==> design/flow/design.v <==
`timescale 1ns / 1ps
module counter #(size = 8) (clk, rst, ld, ld_val, en, up, val);
    input                 clk, rst, ld, en, up;
    input      [size-1:0] ld_val;
    output reg [size-1:0] val;
    always @(posedge clk, posedge rst) begin
        if (rst) begin
            val <= 0;
        end else if (ld) begin
            val <= ld_val;
        end else if (en) begin
            val <= (up) ? val+1 : val-1;
        end
    end
endmodule
module barrelshift #(size = 8) (barrel_in, barrel, right, barrel_out);
    input      signed [size-1:0] barrel_in;
    input                  [3:0] barrel;
    input                        right;
    output reg signed [size-1:0] barrel_out;
    always @(barrel_in, barrel, right) begin
        barrel_out = barrel_in;
        if (barrel == 1) begin
            barrel_out = (right) ? barrel_in >>> 1 : barrel_in <<< 1;
        end else if (barrel == 2) begin
            barrel_out = (right) ? barrel_in >>> 2 : barrel_in <<< 2;
        end else if (barrel == 3) begin
            barrel_out = (right) ? barrel_in >>> 3 : barrel_in <<< 3;
        end else if (barrel == 4) begin
            barrel_out = (right) ? barrel_in >>> 4 : barrel_in <<< 4;
        end else if (barrel == 5) begin
            barrel_out = (right) ? barrel_in >>> 5 : barrel_in <<< 5;
        end else if (barrel == 6) begin
            barrel_out = (right) ? barrel_in >>> 6 : barrel_in <<< 6;
        end else if (barrel == 7) begin
            barrel_out = (right) ? barrel_in >>> 7 : barrel_in <<< 7;
        end else if (barrel == 8) begin
            barrel_out = (right) ? barrel_in >>> 8 : barrel_in <<< 8;
        end else if (barrel == 9) begin
            barrel_out = (right) ? barrel_in >>> 9 : barrel_in <<< 9;
        end else if (barrel == 10) begin
            barrel_out = (right) ? barrel_in >>> 10 : barrel_in <<< 10;
        end else if (barrel == 11) begin
            barrel_out = (right) ? barrel_in >>> 11 : barrel_in <<< 11;
        end else if (barrel == 12) begin
            barrel_out = (right) ? barrel_in >>> 12 : barrel_in <<< 12;
        end else if (barrel == 13) begin
            barrel_out = (right) ? barrel_in >>> 13 : barrel_in <<< 13;
        end else if (barrel == 14) begin
            barrel_out = (right) ? barrel_in >>> 14 : barrel_in <<< 14;
        end else if (barrel == 15) begin
            barrel_out = (right) ? barrel_in >>> 15 : barrel_in <<< 15;
        end
    end
endmodule
module register #(size = 8) (clk, rst, ld, ld_val, val);
    input clk, rst, ld;
    input      signed [size-1:0] ld_val;
    output reg signed [size-1:0] val;
    always @(posedge clk, posedge rst) begin
        if (rst) begin
            val <= 0;
        end else if (ld) begin
            val <= ld_val;
        end
    end
endmodule
module cordic (clk, rst, s, angle, done, sine, cosine);
    input                   clk, rst, s;
    input   signed  [31:0]  angle;
    output  reg             done;
    output  signed  [31:0]  sine, cosine;
    reg              [1:0]  y, yn;
    wire                    z;
    wire             [3:0]  cntr_val0;
    wire    signed  [31:0]  atan [0:15];
    reg                     reg_ld_angle, reg_ld_sine, reg_ld_cosine, cntr_ld0, cntr_en0;
    wire    signed  [31:0]  reg_ld_val_angle, reg_ld_val_sine, reg_ld_val_cosine;
    wire    signed  [31:0]  reg_val_angle, reg_val_sine, reg_val_cosine, bshft_val_cosine, bshft_val_sine;
    assign atan[0]  = 450_000_000;
    assign atan[1]  = 265_650_512;
    assign atan[2]  = 140_362_435;
    assign atan[3]  = 071_250_163;
    assign atan[4]  = 035_763_344;
    assign atan[5]  = 017_899_106;
    assign atan[6]  = 008_951_737;
    assign atan[7]  = 004_476_142;
    assign atan[8]  = 002_381_050;
    assign atan[9]  = 001_119_057;
    assign atan[10] = 000_559_529;
    assign atan[11] = 000_279_765;
    assign atan[12] = 000_139_882;
    assign atan[13] = 000_069_941;
    assign atan[14] = 000_034_971;
    assign atan[15] = 000_017_485;
    always @(posedge clk, posedge rst) begin
        if (rst) begin
            y <= 0;
        end else begin
            y <= yn;
        end
    end
    always @(y, s, z) begin
        case (y)
            0: begin
                if (~s) begin
                    yn <= 0;
                end else begin
                    yn <= 1;
                end
            end
            1: begin
                if (~z) begin
                    yn <= 1;
                end else begin
                    yn <= 2;
                end
            end
            2: begin
                if (s) begin
                    yn <= 2;
                end else begin
                    yn <= 0;
                end
            end
            default: yn <= 2'bxx;
        endcase
    end
    always @(y, s) begin
        reg_ld_angle = 0; reg_ld_sine = 0; reg_ld_cosine = 0; cntr_ld0 = 0; cntr_en0 = 0; done = 0;
        case (y)
            0: begin
                reg_ld_angle = 1; cntr_ld0 = 1;
                if (s) begin
                    reg_ld_sine = 1; reg_ld_cosine = 1;
                end
            end
            1: begin
                reg_ld_angle = 1; reg_ld_sine = 1; reg_ld_cosine = 1; cntr_en0 = 1;
            end
            2: begin
                done = 1;
            end
        endcase
    end
    assign reg_ld_val_angle = (y == 0) ? angle : (reg_val_angle >= 000_000_000) ? 
        reg_val_angle - atan[cntr_val0] : reg_val_angle + atan[cntr_val0];
    assign reg_ld_val_cosine = (y == 0) ? 006_073_000 : (reg_val_angle >= 000_000_000) ?
        reg_val_cosine - bshft_val_sine : reg_val_cosine + bshft_val_sine;
    assign reg_ld_val_sine = (y == 0) ? 000_000_000 : (reg_val_angle >= 000_000_000) ?
        reg_val_sine + bshft_val_cosine : reg_val_sine - bshft_val_cosine;
    assign z = (cntr_val0 == 15);
    counter   #(4) c0 (clk, rst, cntr_ld0, 0, cntr_en0, 1, cntr_val0);
    register #(32) r_angle (clk, rst, reg_ld_angle, reg_ld_val_angle, reg_val_angle);
    register #(32) r_cosine (clk, rst, reg_ld_cosine, reg_ld_val_cosine, reg_val_cosine);
    register #(32) r_sine (clk, rst, reg_ld_sine, reg_ld_val_sine, reg_val_sine);
    barrelshift #(32) b_cosine (reg_val_cosine, cntr_val0, 1, bshft_val_cosine);
    barrelshift #(32) b_sine (reg_val_sine, cntr_val0, 1, bshft_val_sine);
    assign sine = reg_val_sine;
    assign cosine = reg_val_cosine;
endmodule
==> design/flow/run.sh <==
#!/bin/bash
# the make line also repeats each setting of config.mk as NAME=value (left out here)
make -C /OpenROAD-flow-scripts/flow DESIGN_CONFIG=/design/flow/config.mk WORK_HOME=/design/flow/orfs CLKGATE_MAP_FILE= finish
==> design/flow/config.mk <==
export PLATFORM = sky130hd
export DESIGN_NAME = cordic
export DESIGN_NICKNAME = cordic
export VERILOG_FILES = /design/flow/design.v
export SDC_FILE = /design/flow/constraint.sdc
export NUM_CORES = 4
export LEC_CHECK = 0
export CAP_MARGIN = 20
export CORE_MARGIN = 2
export CORE_UTILIZATION = 58
export SETUP_SLACK_MARGIN = 1.86
export SLEW_MARGIN = 20
export TNS_END_PERCENT = 5
==> design/flow/constraint.sdc <==
create_clock -name core_clock -period 6.74 [get_ports {clk}]
set_input_delay 1.3480 -clock core_clock [delete_from_list [all_inputs] [get_ports {clk}]]
set_output_delay 1.3480 -clock core_clock [all_outputs]
set_load 0.01 [all_outputs]
==> metrics.yaml, run 1 <==
die:
  die-area_um2: 34600
  row_count: 66
  dieWidth_um: 186
  die_y_um: 186
  ios: 100
  initial_core_util_pct: 58.9
  core_um2: 32600
yosys:
  synth-warning-count: 8
  yosysSeqAreaShare_pct: 13.4
  synthCells: 2725
  syn-num-nets: 2869
  simple_gate_area_share_pct: 21.1
  top_cell_area_share_pct: 13.3
  yosysTopAreaCell: "dfrtp_1"
  ys_top_cells_by_count: "a21oi_1 (297), o21ai_0 (275), nand2_1 (254)"
  ff_type: "dfrtp_1"
  synth_cell_type_count: 103
  netlist_top_cells_area: "dfrtp_1 (13%), a21oi_1 (7.7%), o21ai_0 (7.2%), ha_1 (6.9%), nand2_1 (5.0%)"
  aoi_share_pct: 40.5
  ys.flops: 103
  xor_share_pct: 7.56
  synthArstFlopShare_pct: 100
  edf_count: 0
  syn_avg_cell_area_um2: 7.05
  synth_area_um2: 19200
  mux_share_pct: 1.94
  top_logic_kind: "AND-OR/OR-AND gates"
  yosys_cells: 2725
  yosysMostFrequentCell: "a21oi_1"
  synth-adder-area-share_pct: 7.21
  yosys_area_um2: 19200
placed_design:
  place_area_um2: 21600
  io_buffers: 99
  gp_congestion: 1.16
  place_hpwl_mm: 73.7
clocking:
  cts_root_buf: "clkbuf_16"
  clk_path_buf_depth: 2
  h-tree-depth: 3
  clock-sinks: 103
  postCtsHoldBufs: 0
  cts_made_buffers: 9
status:
  error: "[ERROR GRT-0232] Routing congestion too high. Check the congestion heatmap in the GUI."
  run_status: "aborted with a tool error"
  failing_step: "global routing (5_1_grt)"
grt:
  track_usage_pct: 77.8
  grt-ovfl-total: 63
-- layer usage --
metal  overflow  track usage [%]
met5          0             40.4
met4         23             69.0
met3          3             65.4
met2         36             91.2
met1          1             80.8
-- repair_timing --
item / CTS
buffers inserted: 104
gates cloned: 6
hold endpoints to repair: 0
resized: 196
pin swaps: 94
setup endpoints to repair: 71
-- metrics by stage --
step | cells | hold WS [ns] | util (%) | worst slack (ns)
after CTS | 3381 | 0.557 | 72.9 | 0.976
after detailed placement | 3255 | 0.525 | 66.3 | 0.400
after floorplan | 2725 | 0.526 | - | 1.59
after global placement | 3255 | 0.494 | 66.3 | 0.326
==> run 2: changes to the inputs <==
- ABC_AREA: not set -> 1
- CORE_MARGIN: 2 -> 7
- CORE_UTILIZATION: 58 -> 62
- CTS_CLUSTER_DIAMETER: not set -> 197
- CTS_CLUSTER_SIZE: not set -> 98
- PLACE_DENSITY: not set -> 0.46
- SETUP_SLACK_MARGIN: 1.86 -> -0.1
- clock period: 6.74 -> 7.5 ns (I/O delays scaled with it)
==> metrics.yaml, run 2 <==
status:
  run_status: "no timing/DRC/antenna violations"
yosys:
  yosysMostFrequentCell: "nand2_1"
  yosysSeqAreaShare_pct: 13.2  # -0.26 points
  synth_area_um2: 19600  # +2.0%
  edf_count: 0  # unchanged
  xor_share_pct: 4.56  # -3.0 points
  synth-adder-area-share_pct: 7.07  # -0.14 points
  synth-warning-count: 8  # unchanged
  yosysTopAreaCell: "nand2_1"
  yosys_cells: 3482  # +28%
  ys_top_cells_by_count: "nand2_1 (989), inv_1 (382), a21oi_1 (338)"
  syn_avg_cell_area_um2: 5.63  # -20%
  mux_share_pct: 0  # -1.9 points
  synth_cell_type_count: 62  # -40%
  top_cell_area_share_pct: 18.9  # +5.7 points
  syn-num-nets: 3626  # +26%
  synthCells: 3482  # +28%
  simple_gate_area_share_pct: 34.7  # +14 points
  netlist_top_cells_area: "nand2_1 (19%), dfrtp_1 (13%), a21oi_1 (8.6%), inv_1 (7.3%), o21ai_0 (7.2%)"
  synthArstFlopShare_pct: 100  # unchanged
  ys.flops: 103  # unchanged
  top_logic_kind: "simple AND/OR/NAND/NOR gates"
  ff_type: "dfrtp_1"
  yosys_area_um2: 19600  # +2.0%
  aoi_share_pct: 27.3  # -13 points
die:
  die_y_um: 192  # +3.1%
  row_count: 64  # -3.0%
  core_um2: 30800  # -5.5%
  dieWidth_um: 192  # +3.1%
  die-area_um2: 36800  # +6.3%
  ios: 100  # unchanged
  initial_core_util_pct: 63.6  # +4.7 points
placed_design:
  io_buffers: 99  # unchanged
  placedCellCount: 3824  # +17%
  place_hpwl_mm: 66.1  # -10%
  place_area_um2: 20600  # -4.8%
  gp_congestion: 1.13  # -2.7%
setup_path:
  reg2regPathDepth: 36
  critPathTopFamily: "simple AND/OR/NAND/NOR gates"
  r2r_slack_ns: 0.26
  reg2reg_from: "c0.val[1]$_DFFE_PP0P_"
  critPathArrivalTime_ns: 7.50
  cp_max_fo: 32
  r2r_end: "r_sine.val[28]$_DFFE_PP0P_"
  crit_type: "reg -> reg"
  worst-path-stages: 36
  crit_path_start: "c0.val[1]$_DFFE_PP0P_"
  crit_buf_inv: 5
  cpMostUsedCell: "nand2_1"
  cp_slowest_cell: "nor4_1"
  startpoint_type: "flip-flop"
  worst_path_largest_cell_delay_ns: 0.66
  timing.critical_path.to: "r_sine.val[28]$_DFFE_PP0P_"
  crit_path_end_kind: "flip-flop"
  crit_required_ns: 7.76
detailed_routing:
  dr.pass1.iters: 11
  routedWlPerCell_um: 24.0
  drc: 0
  viasPerCell: 6.81
  num_vias: 26200
  ant_nets: 0
  wirelength_mm: 92.3
  drt_iter0_markers: 5161
grt:
  track_usage_pct: 48.4
  grt_pass1_wl_mm: 139
  grt_pass1_vias: 23900
  grt-ovfl-total: 0
  grt_max_degree: 82
  antenna_found_initial: 4
cells_and_area:
  final_util_pct: 67.8
  nets: 3583
  instances_no_fill: 3845
  fin_area_um2: 20900
  syn_to_final_growth_pct: 6.56
  fillers: 2903
clocking:
  cts_made_buffers: 9  # unchanged
  cts_root_buf: "clkbuf_16"
  cts_tree: "done"
  clock-sinks: 103  # unchanged
  clk_path_buf_depth: 2  # unchanged
  clkTransAtPathRegs_ns: 0.08
  h-tree-depth: 3  # unchanged
  cts_setup_buffers: 0  # -100%
  clk_latency_ns: 0.40
worst_hold_path:
  hold_depth: 2
  holdCritStartpoint: "y[1]$_DFF_PP0_"
  min_to: "y[1]$_DFF_PP0_"
  hold_path_class: "reg -> reg"
final_timing:
  period_used_pct: 96.6
  worst_slew_pin_slew_ns: 1.17
  hold_viol_final: 0
  finClkSkew_ns: 0.0188
  slew_violations: 0
  finalSetupTns_ns: 0
  max-slew-margin-rel_pct: 22.1
  period_minus_slack_ns: 7.24
  setup_viol: 0
  max_freq_mhz: 138
job:
  tool_warnings: 37
  drv_cap: 0
==> run 2: layout make-up <==
cell class,instances,area [µm²],area share (%)
antenna,5,12.5,0.0599
multi-input combinational,2743,14500,69.3
clock buffer,12,246,1.18
inverter,429,1630,7.80
sequential,103,2580,12.4
tap,396,495,2.37
timing repair buffer,153,1420,6.80
clock inverter,4,30.0,0.144
==> run 2: metrics by stage <==
step           worst slack, ns  hold WS [ns]
2_1_floorplan             2.55         0.472
3_3_place_gp             0.898         0.488
3_5_place_dp             0.814         0.497
4_1_cts                  0.799         0.515
5_1_grt                -0.0311         0.547
6_report                 0.257         0.511
==> run 2: timing repair <==
action / 4_1_cts / 5_1_grt
gates resized: 0 / 1
hold buffers: 0 / 0
endpoints found under the setup margin: 0 / 2
==> run 2: routing by layer <==
| layer | up-vias | wire [µm] | track usage, % |
|---|---|---|---|
| met4 | 8 | 7310 | 30.3 |
| met2 | 2417 | 35500 | 67.3 |
| met1 | 11600 | 32600 | 59.5 |
| li1 | 11500 | - | - |
| met3 | 664 | 16700 | 22.9 |
| met5 | - | 112 | 0.549 |
==> run 3: changes to the inputs <==
- ABC_AREA: 1 -> not set
- CORE_MARGIN: 7 -> 2
- CORE_UTILIZATION: 62 -> 60
- CTS_CLUSTER_DIAMETER: 197 -> 350
- CTS_CLUSTER_SIZE: 98 -> 100
- PLACE_DENSITY: 0.46 -> not set
- SETUP_SLACK_MARGIN: -0.1 -> 0.3
- TNS_END_PERCENT: 5 -> not set
- clock period: 7.5 -> 5.24 ns (I/O delays scaled with it)
==> metrics.yaml, run 3 <==
yosys:
  top_logic_kind: "AND-OR/OR-AND gates"
  simple_gate_area_share_pct: 21.1  # -14 points
  top_cell_area_share_pct: 13.3  # -5.7 points
  synth_cell_type_count: 103  # +66%
  synth-warning-count: 8  # unchanged
  xor_share_pct: 7.56  # +3.0 points
  yosysMostFrequentCell: "a21oi_1"
  ff_type: "dfrtp_1"
  synth-adder-area-share_pct: 7.21  # +0.14 points
  ys_top_cells_by_count: "a21oi_1 (297), o21ai_0 (275), nand2_1 (254)"
  mux_share_pct: 1.94  # +1.9 points
  yosysTopAreaCell: "dfrtp_1"
  yosys_area_um2: 19200  # -1.9%
  syn_avg_cell_area_um2: 7.05  # +25%
  synthArstFlopShare_pct: 100  # unchanged
  edf_count: 0  # unchanged
  netlist_top_cells_area: "dfrtp_1 (13%), a21oi_1 (7.7%), o21ai_0 (7.2%), ha_1 (6.9%), nand2_1 (5.0%)"
  syn-num-nets: 2869  # -21%
  ys.flops: 103  # unchanged
  synth_area_um2: 19200  # -1.9%
  aoi_share_pct: 40.5  # +13 points
  synthCells: 2725  # -22%
  yosysSeqAreaShare_pct: 13.4  # +0.26 points
  yosys_cells: 2725  # -22%
status:
  error: "[ERROR GRT-0116] Global routing finished with congestion. Check the congestion regions in the DRC Viewer."
  failing_step: "global routing (5_1_grt)"
  run_status: "aborted with a tool error"
placed_design:
  placedCellCount: 3695  # -3.4%
  place_hpwl_mm: 80.6  # +22%
  gp_congestion: 1.21  # +7.0%
  io_buffers: 99  # unchanged
  place_area_um2: 25600  # +24%
die:
  row_count: 65  # +1.6%
  ios: 100  # unchanged
  initial_core_util_pct: 60.9  # -2.7 points
  die-area_um2: 33500  # -9.0%
  dieWidth_um: 183  # -4.6%
  core_um2: 31600  # +2.4%
  die_y_um: 183  # -4.6%
clocking:
  cts_made_buffers: 9  # unchanged
  postCtsHoldBufs: 0  # unchanged
  h-tree-depth: 3  # unchanged
  clock-sinks: 103  # unchanged
  cts_root_buf: "clkbuf_16"
  clk_path_buf_depth: 2  # unchanged
grt:
  grt-ovfl-total: 47
  track_usage_pct: 81.1
## run 3: layer usage
layer | track usage [%] | GRT overflow
met5 | 42.5 | 1
met4 | 77.3 | 23
met3 | 70.1 | 2
met2 | 94.4 | 20
met1 | 81.7 | 1
## run 3: timing repair
item	4_1_cts
pin swaps	117
setup buffers	82
endpoints found under the setup margin	61
gates resized	257
cloned	5
## run 3: through the flow
stage          worst slack, ns  hold WS [ns]  utilization [%]
3_5_place_dp            -0.758         0.522             81.0
2_1_floorplan            0.107         0.526                -
4_1_cts                 -0.478         0.592             87.8
3_3_place_gp            -0.581         0.528             81.0
==> run 4: changes to the inputs <==
- ABC_AREA: not set -> 0
- CELL_PAD_IN_SITES_GLOBAL_PLACEMENT: not set -> 0
- CORE_MARGIN: 2 -> 4
- CORE_UTILIZATION: 60 -> 18
- CTS_CLUSTER_DIAMETER: 350 -> 173
- CTS_CLUSTER_SIZE: 100 -> not set
- GPL_ROUTABILITY_DRIVEN: not set -> 0
- HOLD_SLACK_MARGIN: not set -> 0.11
- MAX_ROUTING_LAYER: not set -> met5
- PLACE_DENSITY_LB_ADDON: not set -> 0.24
- SETUP_SLACK_MARGIN: 0.3 -> 0.5
- TNS_END_PERCENT: not set -> 85
- clock period: 5.24 -> 5.3 ns (I/O delays scaled with it)
==> metrics.yaml, run 4 <==
die:
  row_count: 119  # +83%
  die_y_um: 335  # +83%
  core_um2: 106000  # +240%
  initial_core_util_pct: 18.2  # -43 points
  ios: 100  # unchanged
  die-area_um2: 112000  # +230%
  dieWidth_um: 335  # +83%
placed_design:
  pre_cts_slack_ns: -0.884  # -0.126 ns
  place_area_um2: 28100  # +9.8%
  place_hpwl_mm: 96.4  # +20%
  io_buffers: 99  # unchanged
final_timing:
  max_freq_mhz: 172
  slew_violations: 0
  finClkSkew_ns: 0.0138
  hold_viol_final: 0
  period_used_pct: 110
  timing.final.ws_setup_ns: -0.513
  rsz0062_at_grt: "yes"
  worst_slew_pin_slew_ns: 1.00
  period_minus_slack_ns: 5.81
  setup_viol: 32
  max-slew-margin-rel_pct: 33.1
setup_path:
  r2r_slack_ns: -0.51
  reg2reg_from: "c0.val[1]$_DFFE_PP0P_"
  cp_slowest_cell: "dfrtp_1"
  timing.critical_path.to: "r_sine.val[31]$_DFFE_PP0P_"
  r2r_end: "r_sine.val[31]$_DFFE_PP0P_"
  startpoint_type: "flip-flop"
  reg2regPathDepth: 35
  crit_path_start: "c0.val[1]$_DFFE_PP0P_"
  crit_buf_inv: 12
  worst_path_largest_cell_delay_ns: 0.44
  worst-path-stages: 35
  cp_max_fo: 7
  critPathTopFamily: "AND-OR/OR-AND gates"
  crit_path_end_kind: "flip-flop"
  cpMostUsedCell: "buf_4"
  crit_required_ns: 5.58
  critPathArrivalTime_ns: 6.09
  crit_type: "reg -> reg"
worst_hold_path:
  hold_path_class: "reg -> reg"
  hold_depth: 2
  min_to: "y[0]$_DFF_PP1_"
  holdCritStartpoint: "y[1]$_DFF_PP0_"
detailed_routing:
  num_vias: 26800
  viasPerCell: 5.41
  routedWlPerCell_um: 25.3
  dr.pass1.iters: 8
  drc: 0
  drt_iter0_markers: 2938
  wirelength_mm: 125
  ant_nets: 0
clocking:
  clkTransAtPathRegs_ns: 0.08
  cts_root_buf: "clkbuf_16"
  clk_path_buf_depth: 2  # unchanged
  cts_tree: "done"
  h-tree-depth: 3  # unchanged
  clk_latency_ns: 0.42
  cts_made_buffers: 9  # unchanged
  clock-sinks: 103  # unchanged
status:
  run_status: "failed layout checks"
  violatedChecks: "setup timing"
yosys:
  synth-adder-area-share_pct: 7.21  # unchanged
  ff_type: "dfrtp_1"
  syn-num-nets: 2869  # unchanged
  syn_avg_cell_area_um2: 7.05  # unchanged
  simple_gate_area_share_pct: 21.1  # unchanged
  yosysMostFrequentCell: "a21oi_1"
  yosys_cells: 2725  # unchanged
  netlist_top_cells_area: "dfrtp_1 (13%), a21oi_1 (7.7%), o21ai_0 (7.2%), ha_1 (6.9%), nand2_1 (5.0%)"
  yosys_area_um2: 19200  # unchanged
  synthArstFlopShare_pct: 100  # unchanged
  xor_share_pct: 7.56  # unchanged
  mux_share_pct: 1.94  # unchanged
  yosysTopAreaCell: "dfrtp_1"
  ys_top_cells_by_count: "a21oi_1 (297), o21ai_0 (275), nand2_1 (254)"
  top_cell_area_share_pct: 13.3  # unchanged
  aoi_share_pct: 40.5  # unchanged
  edf_count: 0  # unchanged
  yosysSeqAreaShare_pct: 13.4  # unchanged
  synth_cell_type_count: 103  # unchanged
  top_logic_kind: "AND-OR/OR-AND gates"
  synthCells: 2725  # unchanged
  ys.flops: 103  # unchanged
  synth_area_um2: 19200  # unchanged
  synth-warning-count: 8  # unchanged
grt:
  antenna_found_initial: 2
  grt_pass1_wl_mm: 179
  track_usage_pct: 21.2
  grt-ovfl-total: 0
  grt_max_degree: 61
  grt_pass1_vias: 26300
cells_and_area:
  fin_area_um2: 31100
  fillers: 11500
  syn_to_final_growth_pct: 61.8
  nets: 3701
job:
  tool_warnings: 38
  drv_cap: 0
-- run 4: through the flow --
step	setup TNS (ns)	hold slack [ns]	util (%)	instances
detailed placement	-20.69	0.558	26.6	4819
global route	-17.59	0.597	29.4	4953
floorplan	0	0.526	-	2725
finish	-7.75	0.556	29.4	4956
CTS	-5.63	0.570	28.2	4902
global placement	-20.77	0.554	26.6	4819
-- run 4: per-layer routing --
metal  up-vias  GRT usage [%]  wire [µm]
li1      11900              -          -
met1     13000           27.0      51300
met2      1564           34.2      55500
met3       406           4.52      11100
met4         0           10.3       7210
met5         -              0          0
-- run 4: final cells by class --
class                      count  area, µm²  area share [%]
multi-input combinational   2290      16900            54.4
timing repair buffer        1090       9330            30.0
sequential                   103       2590            8.33
tap                         1391       1740            5.60
inverter                      63        246           0.793
clock buffer                  11        243           0.781
clock inverter                 5       31.3           0.101
antenna                        3       7.51          0.0241
-- run 4: repair_timing --
item	CTS	global route
endpoints found under the setup margin	71	71
hold endpoints to repair	0	0
hold buffers	0	0
buffers inserted	64	48
resized	212	186
cloned	3	3
pin swaps	117	155
==> run 5: changes to the inputs <==
- ABC_AREA: 0 -> not set
- CELL_PAD_IN_SITES_GLOBAL_PLACEMENT: 0 -> not set
- CORE_ASPECT_RATIO: not set -> 0.65
- CORE_MARGIN: 4 -> 6
- CORE_UTILIZATION: 18 -> 19
- CTS_CLUSTER_DIAMETER: 173 -> not set
- GPL_ROUTABILITY_DRIVEN: 0 -> not set
- GPL_TIMING_DRIVEN: not set -> 0
- HOLD_SLACK_MARGIN: 0.11 -> not set
- MAX_ROUTING_LAYER: met5 -> met4
- PLACE_DENSITY_LB_ADDON: 0.24 -> not set
- SETUP_SLACK_MARGIN: 0.5 -> 0.22
- SLEW_MARGIN: 20 -> 10
- TNS_END_PERCENT: 85 -> not set
- clock period: 5.3 -> 4.02 ns (I/O delays scaled with it)
==> metrics.yaml, run 5 <==
job:
  drv_cap: 0  # unchanged
  tool_warnings: 38  # unchanged
setup_path:
  crit_type: "reg -> reg"
  cp_max_fo: 10  # +3
  critPathArrivalTime_ns: 6.61  # +0.52 ns
  reg2reg_from: "c0.val[2]$_DFFE_PP0P_"
  crit_path_end_kind: "flip-flop"
  timing.critical_path.to: "r_cosine.val[31]$_DFFE_PP0P_"
  startpoint_type: "flip-flop"
  crit_buf_inv: 3  # -9
  crit_required_ns: 4.34  # -1.24 ns
  worst-path-stages: 26  # -26%
  critPathTopFamily: "AND-OR/OR-AND gates"
  crit_path_start: "c0.val[2]$_DFFE_PP0P_"
  r2r_slack_ns: -2.27  # -1.76 ns
  reg2regPathDepth: 26  # -26%
  r2r_end: "r_cosine.val[31]$_DFFE_PP0P_"
  worst_path_largest_cell_delay_ns: 0.50  # +0.06 ns
  cp_slowest_cell: "dfrtp_2"
final_timing:
  finClkSkew_ns: 0.0321  # +0.0183 ns
  rsz0062_at_grt: "yes"
  worst_slew_pin_slew_ns: 1.30  # +0.295 ns
  period_used_pct: 157  # +47 points
  setup_viol: 86  # +170%
  finalSetupTns_ns: -121.78  # -114.03 ns
  slew_violations: 0  # unchanged
  timing.final.ws_setup_ns: -2.27  # -1.76 ns
  max_freq_mhz: 159  # -7.6%
  period_minus_slack_ns: 6.29  # +0.480 ns
  hold_viol_final: 0  # unchanged
  max-slew-margin-rel_pct: 13.6  # -20 points
die:
  ios: 100  # unchanged
  core_um2: 99600  # -5.8%
  dieWidth_um: 407  # +21%
  row_count: 93  # -22%
  initial_core_util_pct: 19.3  # +1.1 points
  die_y_um: 268  # -20%
  die-area_um2: 109000  # -2.6%
yosys:
  simple_gate_area_share_pct: 21.1  # unchanged
  ys_top_cells_by_count: "a21oi_1 (297), o21ai_0 (275), nand2_1 (254)"
  yosysTopAreaCell: "dfrtp_1"
  mux_share_pct: 1.94  # unchanged
  aoi_share_pct: 40.5  # unchanged
  ff_type: "dfrtp_1"
  top_logic_kind: "AND-OR/OR-AND gates"
  syn-num-nets: 2869  # unchanged
  synth_cell_type_count: 103  # unchanged
  ys.flops: 103  # unchanged
  yosys_area_um2: 19200  # unchanged
  synthArstFlopShare_pct: 100  # unchanged
  syn_avg_cell_area_um2: 7.05  # unchanged
  synthCells: 2725  # unchanged
  synth_area_um2: 19200  # unchanged
  yosys_cells: 2725  # unchanged
  yosysMostFrequentCell: "a21oi_1"
  synth-warning-count: 8  # unchanged
  netlist_top_cells_area: "dfrtp_1 (13%), a21oi_1 (7.7%), o21ai_0 (7.2%), ha_1 (6.9%), nand2_1 (5.0%)"
  yosysSeqAreaShare_pct: 13.4  # unchanged
  synth-adder-area-share_pct: 7.21  # unchanged
  xor_share_pct: 7.56  # unchanged
  edf_count: 0  # unchanged
  top_cell_area_share_pct: 13.3  # unchanged
clocking:
  clk_latency_ns: 0.48  # +0.06 ns
  cts_root_buf: "clkbuf_16"
  clock-sinks: 103  # unchanged
  h-tree-depth: 3  # unchanged
  clk_path_buf_depth: 2  # unchanged
  clkTransAtPathRegs_ns: 0.08  # about the same
  cts_tree: "done"
  cts_made_buffers: 9  # unchanged
cells_and_area:
  nets: 3238  # -13%
  syn_to_final_growth_pct: 54.0
  fin_area_um2: 29600  # -4.8%
  fillers: 10700  # -6.9%
detailed_routing:
  wirelength_mm: 188  # +50%
  ant_nets: 0  # unchanged
  dr.pass1.iters: 9  # +1
  num_vias: 28700  # +7.0%
  routedWlPerCell_um: 42.4  # +68%
  drt_iter0_markers: 4966  # +69%
  viasPerCell: 6.46  # +19%
  drc: 0  # unchanged
placed_design:
  gp_congestion: 1.12
  io_buffers: 99  # unchanged
  place_hpwl_mm: 138  # +43%
  place_area_um2: 23000  # -18%
worst_hold_path:
  hold_path_class: "reg -> reg"
  min_to: "y[1]$_DFF_PP0_"
  hold_depth: 2  # unchanged
  holdCritStartpoint: "y[1]$_DFF_PP0_"
grt:
  track_usage_pct: 33.3  # +12 points
  grt_pass1_wl_mm: 241  # +35%
  grt-ovfl-total: 0  # unchanged
  grt_pass1_vias: 25700  # -2.1%
  antenna_found_initial: 18  # +16
  grt_max_degree: 54  # -11%
status:
  run_status: "failed layout checks"
  violatedChecks: "setup timing"
## run 5: repair_timing
| item | CTS | global route |
|---|---|---|
| hold buffers | 0 | 0 |
| setup endpoints to repair | 94 | 92 |
| buffers inserted | 126 | 110 |
| pin swaps | 134 | 212 |
| cloned | 5 | 1 |
| gates resized | 655 | 284 |
## run 5: metrics by stage
stage | utilization, % | worst slack [ns] | std cells | hold WS [ns]
6_report | 29.7 | -2.27 | 4442 | 0.558
5_1_grt | 29.7 | -2.27 | 4437 | 0.589
4_1_cts | 27.4 | -2.01 | 4316 | 0.560
3_5_place_dp | 23.0 | -3.88 | 4171 | 0.546
3_3_place_gp | 22.8 | -4.33 | 4154 | 0.546
2_1_floorplan | - | -1.11 | 2725 | 0.522
## run 5: layer usage
layer,global-route usage (%),wire length (µm),share of wire [%],up-vias
met5,-,0,0,-
met3,19.8,32200,17,594
met4,13.3,9330,5.0,0
met1,43.8,79000,42,14400
met2,40.4,67600,36,2643
li1,-,-,-,11000
## run 5: final cells by class
type                            instances  area [µm²]  share of cell area, %
Timing Repair Buffer                  360        3440                   11.6
Buffer                                267        2840                   9.61
Sequential cell                       103        2580                   8.73
Clock inverter                          4        31.3                  0.106
Inverter                               63         270                  0.913
Multi-Input combinational cell       2290       18500                   62.5
Antenna cell                           13        32.5                  0.110
Clock buffer                           12         236                  0.799
Tap cell                             1330        1660                   5.62
==> run 6: changes to the inputs <==
- CAP_MARGIN: 20 -> 5
- CELL_PAD_IN_SITES_DETAIL_PLACEMENT: not set -> 2
- CORE_ASPECT_RATIO: 0.65 -> 1.08
- CORE_MARGIN: 6 -> 2
- CORE_UTILIZATION: 19 -> 69
- CTS_CLUSTER_DIAMETER: not set -> 136
- CTS_CLUSTER_SIZE: not set -> 66
- SETUP_SLACK_MARGIN: 0.22 -> -0.65
- SLEW_MARGIN: 10 -> 40
- clock period: 4.02 -> 7.5 ns (I/O delays scaled with it)
==> metrics.yaml, run 6 <==
status:
  run_status: "aborted with a tool error"
  failing_step: "detailed placement (3_5_place_dp)"
  error: "Error: detail_place.tcl, 38 bad optional access"
yosys:
  xor_share_pct: 7.56  # unchanged
  ys_top_cells_by_count: "a21oi_1 (297), o21ai_0 (275), nand2_1 (254)"
  edf_count: 0  # unchanged
  aoi_share_pct: 40.5  # unchanged
  yosysTopAreaCell: "dfrtp_1"
  synth_area_um2: 19200  # unchanged
  yosysSeqAreaShare_pct: 13.4  # unchanged
  ff_type: "dfrtp_1"
  yosys_area_um2: 19200  # unchanged
  top_logic_kind: "AND-OR/OR-AND gates"
  synth-warning-count: 8  # unchanged
  syn_avg_cell_area_um2: 7.05  # unchanged
  ys.flops: 103  # unchanged
  synth_cell_type_count: 103  # unchanged
  synthCells: 2725  # unchanged
  netlist_top_cells_area: "dfrtp_1 (13%), a21oi_1 (7.7%), o21ai_0 (7.2%), ha_1 (6.9%), nand2_1 (5.0%)"
  yosys_cells: 2725  # unchanged
  mux_share_pct: 1.94  # unchanged
  top_cell_area_share_pct: 13.3  # unchanged
  simple_gate_area_share_pct: 21.1  # unchanged
  yosysMostFrequentCell: "a21oi_1"
  synthArstFlopShare_pct: 100  # unchanged
  syn-num-nets: 2869  # unchanged
  synth-adder-area-share_pct: 7.21  # unchanged
die:
  die-area_um2: 29200  # -73%
  initial_core_util_pct: 70.1  # +51 points
  row_count: 63  # -32%
  dieWidth_um: 165  # -60%
  die_y_um: 177  # -34%
  ios: 100  # unchanged
  core_um2: 27400  # -72%
placed_design:
  io_buffers: 99  # unchanged
  gp_congestion: 1.64  # +47%
## run 6: stage by stage
stage | instances | hold WS [ns] | TNS, ns | cell area [µm²]
after floorplan | 2725 | 0.526 | 0 | 19200
after global placement | 3181 | 0.534 | -1.87 | 20700
==> run 7: changes to the inputs <==
- CAP_MARGIN: 5 -> 20
- CELL_PAD_IN_SITES_DETAIL_PLACEMENT: 2 -> not set
- CORE_ASPECT_RATIO: 1.08 -> not set
- CORE_UTILIZATION: 69 -> 56
- CTS_CLUSTER_DIAMETER: 136 -> not set
- CTS_CLUSTER_SIZE: 66 -> 91
- GPL_TIMING_DRIVEN: 0 -> not set
- MAX_ROUTING_LAYER: met4 -> not set
- SETUP_SLACK_MARGIN: -0.65 -> -0.23
- SLEW_MARGIN: 40 -> 20
- TNS_END_PERCENT: not set -> 15
- clock period: 7.5 -> 5.96 ns (I/O delays scaled with it)
==> metrics.yaml, run 7 <==
detailed_routing:
  wirelength_mm: 106
  antenna-diode-count: 0
  num_vias: 26300
  routedWlPerCell_um: 31.0
  drc: 0
  dr.pass1.iters: 14
  viasPerCell: 7.64
  ant_nets: 0
  drt_iter0_markers: 5374
yosys:
  yosysMostFrequentCell: "a21oi_1"
  edf_count: 0  # unchanged
  synth_cell_type_count: 103  # unchanged
  synth-warning-count: 8  # unchanged
  ys.flops: 103  # unchanged
  yosysTopAreaCell: "dfrtp_1"
  xor_share_pct: 7.56  # unchanged
  top_logic_kind: "AND-OR/OR-AND gates"
  yosys_cells: 2725  # unchanged
  syn-num-nets: 2869  # unchanged
  ys_top_cells_by_count: "a21oi_1 (297), o21ai_0 (275), nand2_1 (254)"
  simple_gate_area_share_pct: 21.1  # unchanged
  yosys_area_um2: 19200  # unchanged
  ff_type: "dfrtp_1"
  synth-adder-area-share_pct: 7.21  # unchanged
  mux_share_pct: 1.94  # unchanged
  synth_area_um2: 19200  # unchanged
  synthCells: 2725  # unchanged
  yosysSeqAreaShare_pct: 13.4  # unchanged
  aoi_share_pct: 40.5  # unchanged
  synthArstFlopShare_pct: 100  # unchanged
  syn_avg_cell_area_um2: 7.05  # unchanged
  top_cell_area_share_pct: 13.3  # unchanged
  netlist_top_cells_area: "dfrtp_1 (13%), a21oi_1 (7.7%), o21ai_0 (7.2%), ha_1 (6.9%), nand2_1 (5.0%)"
setup_path:
  crit_path_start: "c0.val[0]$_DFFE_PP0P_"
  cp_slowest_cell: "o31ai_1"
  crit_type: "reg -> reg"
  reg2reg_from: "c0.val[0]$_DFFE_PP0P_"
  startpoint_type: "flip-flop"
  crit_buf_inv: 3
  crit_path_end_kind: "flip-flop"
  critPathArrivalTime_ns: 6.57
  reg2regPathDepth: 28
  worst_path_largest_cell_delay_ns: 0.66
  cp_max_fo: 20
  critPathTopFamily: "AND-OR/OR-AND gates"
  cpMostUsedCell: "a21oi_1"
  r2r_end: "r_cosine.val[31]$_DFFE_PP0P_"
  timing.critical_path.to: "r_cosine.val[31]$_DFFE_PP0P_"
  r2r_slack_ns: -0.33
  worst-path-stages: 28
  crit_required_ns: 6.24
worst_hold_path:
  hold_depth: 2
  min_to: "y[0]$_DFF_PP1_"
  holdCritStartpoint: "y[1]$_DFF_PP0_"
  hold_path_class: "reg -> reg"
clocking:
  postCtsHoldBufs: 0
  h-tree-depth: 3
  clkTransAtPathRegs_ns: 0.08
  cts_made_buffers: 9
  clk_latency_ns: 0.42
  cts_tree: "done"
  cts_root_buf: "clkbuf_16"
  clk_path_buf_depth: 2
  clock-sinks: 103
final_timing:
  finClkSkew_ns: 0.0117
  hold_slack_ns: 0.533
  slew_violations: 0
  period_used_pct: 106
  rsz0062_at_grt: "yes"
  max-slew-margin-rel_pct: 23.7
  max_freq_mhz: 159
  period_minus_slack_ns: 6.29
  worst_slew_pin_slew_ns: 1.14
  timing.final.ws_setup_ns: -0.333
  setup_viol: 11
  finalSetupTns_ns: -1.18
  hold_viol_final: 0
grt:
  antenna_found_initial: 0
  grt_pass1_wl_mm: 156
  grt_max_degree: 74
  track_usage_pct: 57.7
  grt_pass1_vias: 24600
  grt-ovfl-total: 0
die:
  ios: 100  # unchanged
  die_y_um: 189  # +6.7%
  core_um2: 33700  # +23%
  initial_core_util_pct: 57.0  # -13 points
  die-area_um2: 35800  # +23%
  row_count: 67  # +6.3%
  dieWidth_um: 189  # +15%
cells_and_area:
  nets: 3129
  fillers: 2785
  syn_to_final_growth_pct: 22.8
status:
  run_status: "failed layout checks"
  violatedChecks: "setup timing"
job:
  tool_warnings: 38
  drv_cap: 0
placed_design:
  io_buffers: 99  # unchanged
  place_hpwl_mm: 75.6
  gp_congestion: 1.18  # -28%
==> run 7: what timing repair did <==
| item | 4_1_cts | 5_1_grt |
|---|---|---|
| gates resized | 0 | 85 |
| setup buffers | 0 | 8 |
| setup endpoints to repair | 0 | 28 |
==> run 7: routing by layer <==
layer | wire [µm] | share of wire (%) | track usage [%] | vias to the layer above
li1 | - | - | - | 10800
met1 | 36900 | 35 | 70.0 | 11900
met2 | 40100 | 38 | 79.2 | 2630
met3 | 18900 | 18 | 28.5 | 911
met4 | 10500 | 9.8 | 39.1 | 6
met5 | 112 | 0.11 | 2.34 | -
==> run 7: final cells by class <==
cell class              count  area (µm²)  area share [%]
flip-flops and latches    103        2590            11.0
repair buffers            518        4510            19.1
clock inverters             7        53.8           0.228
inverters                  63         241            1.02
clock buffers               9         225           0.954
well taps                 448         561            2.37
multi-input cells        2290       15400            65.3
==> run 7: stage by stage <==
stage	setup slack [ns]	instances	utilization (%)	area, µm²
2_1_floorplan	0.234	2725	-	19200
3_3_place_gp	0.0671	3414	68.0	22900
3_5_place_dp	-0.153	3414	68.0	22900
4_1_cts	-0.194	3430	68.8	23200
5_1_grt	-0.424	3438	70.1	23600
6_report	-0.333	3438	70.1	23600
==> run 8: changes to the inputs <==
- CORE_ASPECT_RATIO: not set -> 1.08
- CORE_UTILIZATION: 56 -> 36
- CTS_CLUSTER_DIAMETER: not set -> 204
- CTS_CLUSTER_SIZE: 91 -> not set
- GPL_TIMING_DRIVEN: not set -> 1
- SETUP_SLACK_MARGIN: -0.23 -> not set
- SLEW_MARGIN: 20 -> 40
- TNS_END_PERCENT: 15 -> not set
- clock period: 5.96 -> 7.5 ns (I/O delays scaled with it)
==> metrics.yaml, run 8 <==
die:
  die_y_um: 244  # +29%
  die-area_um2: 55300  # +54%
  row_count: 88  # +31%
  ios: 100  # unchanged
  initial_core_util_pct: 36.2  # -21 points
  core_um2: 53100  # +57%
  dieWidth_um: 226  # +20%
grt:
  grt_pass1_vias: 23100  # -6.2%
  grt_max_degree: 74  # unchanged
  grt_pass1_wl_mm: 156  # +0.35%
  grt-ovfl-total: 0  # unchanged
  track_usage_pct: 38.2  # -20 points
  antenna_found_initial: 2  # +2
yosys:
  synth-adder-area-share_pct: 7.21  # unchanged
  yosysTopAreaCell: "dfrtp_1"
  synthArstFlopShare_pct: 100  # unchanged
  mux_share_pct: 1.94  # unchanged
  synth_cell_type_count: 103  # unchanged
  xor_share_pct: 7.56  # unchanged
  ys.flops: 103  # unchanged
  synth_area_um2: 19200  # unchanged
  yosysSeqAreaShare_pct: 13.4  # unchanged
  ys_top_cells_by_count: "a21oi_1 (297), o21ai_0 (275), nand2_1 (254)"
  netlist_top_cells_area: "dfrtp_1 (13%), a21oi_1 (7.7%), o21ai_0 (7.2%), ha_1 (6.9%), nand2_1 (5.0%)"
  ff_type: "dfrtp_1"
  aoi_share_pct: 40.5  # unchanged
  synth-warning-count: 8  # unchanged
  yosys_area_um2: 19200  # unchanged
  simple_gate_area_share_pct: 21.1  # unchanged
  yosys_cells: 2725  # unchanged
  syn_avg_cell_area_um2: 7.05  # unchanged
  top_cell_area_share_pct: 13.3  # unchanged
  edf_count: 0  # unchanged
  syn-num-nets: 2869  # unchanged
  synthCells: 2725  # unchanged
  yosysMostFrequentCell: "a21oi_1"
  top_logic_kind: "AND-OR/OR-AND gates"
setup_path:
  startpoint_type: "flip-flop"
  reg2reg_from: "c0.val[0]$_DFFE_PP0P_"
  r2r_slack_ns: 0.35  # +0.69 ns
  cp_slowest_cell: "or2_1"
  worst_path_largest_cell_delay_ns: 0.78  # +0.12 ns
  worst-path-stages: 26  # -7.1%
  crit_path_end_kind: "flip-flop"
  cp_max_fo: 34  # +70%
  reg2regPathDepth: 26  # -7.1%
  r2r_end: "r_cosine.val[31]$_DFFE_PP0P_"
  crit_required_ns: 7.77  # +1.53 ns
  critPathArrivalTime_ns: 7.42  # +0.85 ns
  crit_buf_inv: 2  # -1
  crit_path_start: "c0.val[0]$_DFFE_PP0P_"
  timing.critical_path.to: "r_cosine.val[31]$_DFFE_PP0P_"
  crit_type: "reg -> reg"
  critPathTopFamily: "AND-OR/OR-AND gates"
clocking:
  h-tree-depth: 3  # unchanged
  cts_made_buffers: 9  # unchanged
  clk_latency_ns: 0.42  # about the same
  postCtsHoldBufs: 0  # unchanged
  clkTransAtPathRegs_ns: 0.09  # about the same
  cts_setup_buffers: 0  # unchanged
  clk_path_buf_depth: 2  # unchanged
  cts_resized: 0  # unchanged
  clock-sinks: 103  # unchanged
  cts_tree: "done"
  cts_root_buf: "clkbuf_16"
placed_design:
  place_hpwl_mm: 73.2  # -3.2%
  io_buffers: 99  # unchanged
  gp_congestion: 1.06  # -9.7%
  placedCellCount: 3466  # +1.5%
worst_hold_path:
  min_to: "y[0]$_DFF_PP1_"
  hold_depth: 2  # unchanged
  hold_path_class: "reg -> reg"
  holdCritStartpoint: "y[1]$_DFF_PP0_"
detailed_routing:
  drt_iter0_markers: 3519  # -35%
  routedWlPerCell_um: 30.8  # -0.43%
  ant_nets: 0  # unchanged
  wirelength_mm: 107  # +0.93%
  dr.pass1.iters: 9  # -5
  drc: 0  # unchanged
  viasPerCell: 6.91  # -9.6%
  num_vias: 24100  # -8.3%
job:
  drv_cap: 0  # unchanged
  tool_warnings: 35  # -7.9%
final_timing:
  period_minus_slack_ns: 7.15  # +0.852 ns
  max-slew-margin-rel_pct: 35.4  # +12 points
  worst_slew_pin_slew_ns: 0.970  # -0.167 ns
  finalSetupTns_ns: 0  # +1.18 ns
  slew_violations: 0  # unchanged
  rsz0062_at_grt: "no"
  setup_viol: 0  # -11
  finClkSkew_ns: 0.0179  # +0.00621 ns
  max_freq_mhz: 140  # -12%
  period_used_pct: 95.3  # -10 points
  hold_viol_final: 0  # unchanged
status:
  run_status: "no timing/DRC/antenna violations"
cells_and_area:
  nets: 2901  # -7.3%
  syn_to_final_growth_pct: 13.2
  instances_no_fill: 3485  # +1.4%
-- run 8: metrics by stage --
step | setup slack, ns | cell area, µm² | hold WS, ns | utilization [%]
6_report | 0.355 | 21800 | 0.581 | 41.0
5_1_grt | 0.0464 | 21700 | 0.613 | 41.0
4_1_cts | 0.804 | 21700 | 0.579 | 40.9
3_5_place_dp | 0.855 | 21400 | 0.552 | 40.3
3_3_place_gp | 0.842 | 21300 | 0.550 | 40.2
2_1_floorplan | 1.77 | 19200 | 0.526 | -
-- run 8: per-layer routing --
metal	up-vias	share of wire, %	track usage [%]
met1	11300	37	46.8
met2	1915	41	54.8
met4	0	10	33.2
met5	-	0	0
li1	10300	-	-
met3	549	11	10.1
-- run 8: final cells by class --
class,count,area [µm²]
Inverter,63,239
Tap cell,720,901
Timing Repair Buffer,290,2500
Multi-Input combinational cell,2290,15200
Fill cell,5586,31300
Antenna cell,3,7.51
Clock buffer,10,239
Clock inverter,6,75.1
Sequential cell,103,2590
==> run 9: changes to the inputs <==
- ABC_AREA: not set -> 1
- CORE_ASPECT_RATIO: 1.08 -> not set
- CORE_MARGIN: 2 -> 7
- CORE_UTILIZATION: 36 -> 40
- CTS_CLUSTER_DIAMETER: 204 -> 197
- CTS_CLUSTER_SIZE: not set -> 98
- GPL_TIMING_DRIVEN: 1 -> not set
- PLACE_DENSITY_LB_ADDON: not set -> 0.27
- SETUP_SLACK_MARGIN: not set -> -0.74
- SLEW_MARGIN: 40 -> 20
- TNS_END_PERCENT: not set -> 5
==> metrics.yaml, run 9 <==
status:
  run_status: "no timing/DRC/antenna violations"
final_timing:
  max-slew-margin-rel_pct: 22.8  # -13 points
  max_freq_mhz: 152  # +8.5%
  period_minus_slack_ns: 6.58  # -0.563 ns
  timing.final.ws_setup_ns: 0.917  # +0.563 ns
  setup_viol: 0  # unchanged
  hold_viol_final: 0  # unchanged
  period_used_pct: 87.8  # -7.5 points
  rsz0062_at_grt: "no"
  slew_violations: 0  # unchanged
  finClkSkew_ns: 0.0118  # -0.00616 ns
  worst_slew_pin_slew_ns: 1.15  # +0.185 ns
  finalSetupTns_ns: 0  # unchanged
setup_path:
  critPathTopFamily: "AND-OR/OR-AND gates"
  cp_slowest_cell: "dfrtp_1"
  critPathArrivalTime_ns: 6.86  # -0.56 ns
  reg2reg_from: "c0.val[2]$_DFFE_PP0P_"
  crit_type: "reg -> reg"
  crit_path_start: "c0.val[2]$_DFFE_PP0P_"
  crit_buf_inv: 5  # +3
  reg2regPathDepth: 33  # +27%
  worst_path_largest_cell_delay_ns: 0.95  # +0.17 ns
  cp_max_fo: 25  # -26%
  crit_path_end_kind: "flip-flop"
  cpMostUsedCell: "nand2_1"
  r2r_slack_ns: 0.92  # +0.56 ns
  r2r_end: "r_cosine.val[25]$_DFFE_PP0P_"
  crit_required_ns: 7.77  # about the same
  worst-path-stages: 33  # +27%
  startpoint_type: "flip-flop"
  timing.critical_path.to: "r_cosine.val[25]$_DFFE_PP0P_"
placed_design:
  io_buffers: 99  # unchanged
  gp_congestion: 1.05  # -0.63%
  place_hpwl_mm: 67.3  # -8.1%
  pre_cts_slack_ns: 1.02  # +0.163 ns
worst_hold_path:
  min_to: "r_angle.val[0]$_DFFE_PP0P_"
  hold_depth: 2  # unchanged
  hold_path_class: "reg -> reg"
  holdCritStartpoint: "r_angle.val[0]$_DFFE_PP0P_"
clocking:
  cts_setup_buffers: 0  # unchanged
  clkTransAtPathRegs_ns: 0.08  # about the same
  postCtsHoldBufs: 0  # unchanged
  cts_resized: 0  # unchanged
  clk_path_buf_depth: 2  # unchanged
  cts_tree: "done"
  clock-sinks: 103  # unchanged
  cts_root_buf: "clkbuf_16"
  clk_latency_ns: 0.41  # about the same
  cts_made_buffers: 9  # unchanged
  h-tree-depth: 3  # unchanged
detailed_routing:
  viasPerCell: 6.02  # -13%
  wirelength_mm: 91.5  # -15%
  num_vias: 24400  # +1.5%
  ant_nets: 0  # unchanged
  routedWlPerCell_um: 22.5  # -27%
  dr.pass1.iters: 6  # -3
  antenna-diode-count: 0  # -3
  drc: 0  # unchanged
  drt_iter0_markers: 3577  # +1.6%
die:
  die_y_um: 235  # -3.6%
  row_count: 80  # -9.1%
  core_um2: 48000  # -9.5%
  ios: 100  # unchanged
  die-area_um2: 55400  # +0.26%
  dieWidth_um: 235  # +4.0%
  initial_core_util_pct: 40.8  # +4.6 points
cells_and_area:
  final_util_pct: 44.1  # +3.1 points
  syn_to_final_growth_pct: 7.97
  nets: 3583  # +24%
  fillers: 5326  # -4.7%
yosys:
  mux_share_pct: 0  # -1.9 points
  aoi_share_pct: 27.3  # -13 points
  netlist_top_cells_area: "nand2_1 (19%), dfrtp_1 (13%), a21oi_1 (8.6%), inv_1 (7.3%), o21ai_0 (7.2%)"
  synth-adder-area-share_pct: 7.07  # -0.14 points
  top_cell_area_share_pct: 18.9  # +5.7 points
  yosysSeqAreaShare_pct: 13.2  # -0.26 points
  ys_top_cells_by_count: "nand2_1 (989), inv_1 (382), a21oi_1 (338)"
  yosys_area_um2: 19600  # +2.0%
  top_logic_kind: "simple AND/OR/NAND/NOR gates"
  yosysTopAreaCell: "nand2_1"
  synth_area_um2: 19600  # +2.0%
  synth_cell_type_count: 62  # -40%
  ff_type: "dfrtp_1"
  yosys_cells: 3482  # +28%
  ys.flops: 103  # unchanged
  syn_avg_cell_area_um2: 5.63  # -20%
  edf_count: 0  # unchanged
  yosysMostFrequentCell: "nand2_1"
  syn-num-nets: 3626  # +26%
  synth-warning-count: 8  # unchanged
  simple_gate_area_share_pct: 34.7  # +14 points
  synthArstFlopShare_pct: 100  # unchanged
  synthCells: 3482  # +28%
  xor_share_pct: 4.56  # -3.0 points
grt:
  grt_max_degree: 75  # +1.4%
  grt_pass1_wl_mm: 139  # -11%
  grt-ovfl-total: 0  # unchanged
  track_usage_pct: 31.6  # -6.6 points
  antenna_found_initial: 0  # -2
  grt_pass1_vias: 22400  # -3.0%
job:
  drv_cap: 0  # unchanged
  tool_warnings: 35  # unchanged
-- run 9: cell type report --
| cell class | instances | area [µm²] | share of cell area [%] |
|---|---|---|---|
| repair buffers | 153 | 1410 | 6.66 |
| well taps | 615 | 769 | 3.64 |
| multi-input cells | 2743 | 14500 | 68.4 |
| clock buffers | 12 | 246 | 1.16 |
| inverters | 429 | 1630 | 7.70 |
| flip-flops and latches | 103 | 2580 | 12.2 |
| clock inverters | 4 | 53.8 | 0.254 |
-- run 9: layer usage --
layer	wire, µm	share of wire [%]	vias to the layer above	GRT usage (%)
met4	5090	5.6	0	15.5
met2	36400	40	1608	45.1
met5	0	0	-	0
met3	11400	12	304	8.39
li1	-	-	11400	-
met1	38600	42	11100	43.5
-- run 9: per-stage QoR --
stage	instance area, µm²	std cells	hold WS (ns)
after global placement	20900	4043	0.492
after floorplan	19600	3482	0.472
after global routing	21200	4059	0.540
after CTS	21200	4059	0.517
after detailed placement	20900	4043	0.499
final	21200	4059	0.511
==> run 10: changes to the inputs <==
- ABC_AREA: 1 -> not set
- CORE_MARGIN: 7 -> 2
- CORE_UTILIZATION: 40 -> 66
- CTS_CLUSTER_DIAMETER: 197 -> not set
- CTS_CLUSTER_SIZE: 98 -> not set
- MAX_ROUTING_LAYER: not set -> met4
- PLACE_DENSITY_LB_ADDON: 0.27 -> not set
- SETUP_SLACK_MARGIN: -0.74 -> 0.3
- TNS_END_PERCENT: 5 -> not set
- clock period: 7.5 -> 3.47 ns (I/O delays scaled with it)
==> metrics.yaml, run 10 <==
yosys:
  yosysTopAreaCell: "dfrtp_1"
  aoi_share_pct: 40.5  # +13 points
  synthCells: 2725  # -22%
  edf_count: 0  # unchanged
  yosys_cells: 2725  # -22%
  syn_avg_cell_area_um2: 7.05  # +25%
  simple_gate_area_share_pct: 21.1  # -14 points
  yosysSeqAreaShare_pct: 13.4  # +0.26 points
  synth-warning-count: 8  # unchanged
  top_cell_area_share_pct: 13.3  # -5.7 points
  synth_cell_type_count: 103  # +66%
  yosys_area_um2: 19200  # -1.9%
  syn-num-nets: 2869  # -21%
  ys.flops: 103  # unchanged
  netlist_top_cells_area: "dfrtp_1 (13%), a21oi_1 (7.7%), o21ai_0 (7.2%), ha_1 (6.9%), nand2_1 (5.0%)"
  top_logic_kind: "AND-OR/OR-AND gates"
  mux_share_pct: 1.94  # +1.9 points
  ff_type: "dfrtp_1"
  synth-adder-area-share_pct: 7.21  # +0.14 points
  xor_share_pct: 7.56  # +3.0 points
  synth_area_um2: 19200  # -1.9%
  yosysMostFrequentCell: "a21oi_1"
  ys_top_cells_by_count: "a21oi_1 (297), o21ai_0 (275), nand2_1 (254)"
  synthArstFlopShare_pct: 100  # unchanged
die:
  dieWidth_um: 175  # -26%
  die-area_um2: 30500  # -45%
  ios: 100  # unchanged
  row_count: 62  # -23%
  die_y_um: 175  # -26%
  core_um2: 28700  # -40%
  initial_core_util_pct: 67.0  # +26 points
status:
  failing_step: "clock tree synthesis (4_1_cts)"
  run_status: "aborted with a tool error"
  error: "[ERROR DPL-0038] Utilization greater than 100%, impossible to legalize"
placed_design:
  place_area_um2: 27500  # +32%
  gp_congestion: 1.43  # +36%
  io_buffers: 99  # unchanged
  placedCellCount: 3895  # -3.7%
  place_hpwl_mm: 89.5  # +33%
-- run 10: stage by stage --
stage               TNS, ns  setup slack (ns)  hold slack [ns]
detailed placement  -148.85             -2.54            0.550
floorplan            -72.57             -1.66            0.522
global placement    -121.16             -2.02            0.550
==> run 11: changes to the inputs <==
- CORE_UTILIZATION: 66 -> 11
- MAX_ROUTING_LAYER: met4 -> not set
- clock period: 3.47 -> 8.32 ns (I/O delays scaled with it)
==> metrics.yaml, run 11 <==
yosys:
  xor_share_pct: 7.56  # unchanged
  yosysSeqAreaShare_pct: 13.4  # unchanged
  yosysMostFrequentCell: "a21oi_1"
  mux_share_pct: 1.94  # unchanged
  synth-warning-count: 8  # unchanged
  yosys_cells: 2725  # unchanged
  synth-adder-area-share_pct: 7.21  # unchanged
  ff_type: "dfrtp_1"
  synth_area_um2: 19200  # unchanged
  top_cell_area_share_pct: 13.3  # unchanged
  syn_avg_cell_area_um2: 7.05  # unchanged
  yosys_area_um2: 19200  # unchanged
  netlist_top_cells_area: "dfrtp_1 (13%), a21oi_1 (7.7%), o21ai_0 (7.2%), ha_1 (6.9%), nand2_1 (5.0%)"
  synthArstFlopShare_pct: 100  # unchanged
  aoi_share_pct: 40.5  # unchanged
  yosysTopAreaCell: "dfrtp_1"
  synthCells: 2725  # unchanged
  syn-num-nets: 2869  # unchanged
  ys_top_cells_by_count: "a21oi_1 (297), o21ai_0 (275), nand2_1 (254)"
  edf_count: 0  # unchanged
  simple_gate_area_share_pct: 21.1  # unchanged
  ys.flops: 103  # unchanged
  top_logic_kind: "AND-OR/OR-AND gates"
  synth_cell_type_count: 103  # unchanged
final_timing:
  finClkSkew_ns: 0.0144
  max_freq_mhz: 133
  setup_viol: 0
  slew_violations: 0
  hold_slack_ns: 0.583
  rsz0062_at_grt: "no"
  finalSetupTns_ns: 0
  hold_viol_final: 0
  max-slew-margin-rel_pct: 16.1
  worst_slew_pin_slew_ns: 1.25
  period_used_pct: 90.3
  period_minus_slack_ns: 7.52
detailed_routing:
  drt_iter0_markers: 3719
  viasPerCell: 4.81
  drc: 0
  wirelength_mm: 114
  num_vias: 24100
  ant_nets: 0
  routedWlPerCell_um: 22.8
  dr.pass1.iters: 9
die:
  row_count: 153  # +150%
  initial_core_util_pct: 11.1  # -56 points
  dieWidth_um: 422  # +140%
  core_um2: 174000  # +510%
  ios: 100  # unchanged
  die-area_um2: 178000  # +480%
  die_y_um: 422  # +140%
clocking:
  clkTransAtPathRegs_ns: 0.09
  clock-sinks: 103
  clk_path_buf_depth: 2
  cts_setup_buffers: 0
  cts_tree: "done"
  clk_latency_ns: 0.43
  postCtsHoldBufs: 0
  cts_root_buf: "clkbuf_16"
  cts_resized: 0
  cts_made_buffers: 9
  h-tree-depth: 3
setup_path:
  crit_chain: "ha_4 -> nor3b_2 -> nand2_1 -> a31oi_1 -> a21oi_1 -> a2111oi_0 -> a221oi_1 -> o21ai_1 -> nor2_1 -> nand2_1 -> nand2_1 -> xnor2_1 -> ha_1 -> a21oi_1 -> and3_1 -> a21boi_0 -> o41ai_1 -> o21ai_0 -> a21o_1 -> a21oi_1 -> o21ai_0 -> xnor2_1 -> a21oi_1 -> o22ai_1"
  crit_type: "reg -> reg"
  startpoint_type: "flip-flop"
  crit_required_ns: 8.62
  worst-path-stages: 24
  crit_path_start: "c0.val[0]$_DFFE_PP0P_"
  reg2regPathDepth: 24
  reg2reg_from: "c0.val[0]$_DFFE_PP0P_"
  cpMostUsedCell: "a21oi_1"
  cp_max_fo: 48
  r2r_end: "r_cosine.val[31]$_DFFE_PP0P_"
  critPathTopFamily: "AND-OR/OR-AND gates"
  cp_slowest_cell: "o21ai_1"
  timing.critical_path.to: "r_cosine.val[31]$_DFFE_PP0P_"
  worst_path_largest_cell_delay_ns: 1.00
  crit_path_end_kind: "flip-flop"
  crit_buf_inv: 0
  critPathArrivalTime_ns: 7.82
  r2r_slack_ns: 0.80
worst_hold_path:
  min_to: "y[0]$_DFF_PP1_"
  hold_path_class: "reg -> reg"
  holdCritStartpoint: "y[1]$_DFF_PP0_"
  hold_depth: 2
grt:
  grt_pass1_vias: 22700
  antenna_found_initial: 4
  grt-ovfl-total: 0
  grt_use_met3_pct: 3.11
  grt_max_degree: 75
  met2_usage_pct: 19.8
  track_usage_pct: 12.2
  grt_pass1_wl_mm: 164
  grt.busiest_layer: "met2"
  grt_use_met1_pct: 14.5
cells_and_area:
  syn_to_final_growth_pct: 20.0
  final-seq-area_um2: 2590
  fillers: 20200
  comb_area_um2: 15200
  nets: 2816
status:
  run_status: "no timing/DRC/antenna violations"
placed_design:
  gp_congestion: 1.02  # -29%
  place_hpwl_mm: 80.0  # -11%
  io_buffers: 99  # unchanged
job:
  tool_warnings: 35
  drv_cap: 0
[run 11: layer usage]
layer	wire (µm)	up-vias
met4	7720	0
met1	41300	11500
met3	13400	518
met5	0	-
li1	-	10100
met2	51800	1914
[run 11: area by class of cell]
class	instances	share of cell area, %
multi-input combinational	2290	65.8
tap	2325	12.6
sequential	103	11.2
timing repair buffer	205	7.96
inverter	63	1.04
clock buffer	9	0.977
clock inverter	7	0.385
antenna	5	0.0543
[run 11: through the flow]
stage	worst slack, ns	util, %	cell area [µm²]	std cells
2_1_floorplan	2.59	-	19200	2725
3_3_place_gp	0.935	13.1	22700	4986
5_1_grt	0.568	13.3	23100	5003
4_1_cts	1.05	13.3	23000	5002
6_report	0.803	13.3	23100	5007
3_5_place_dp	1.09	13.1	22700	4986
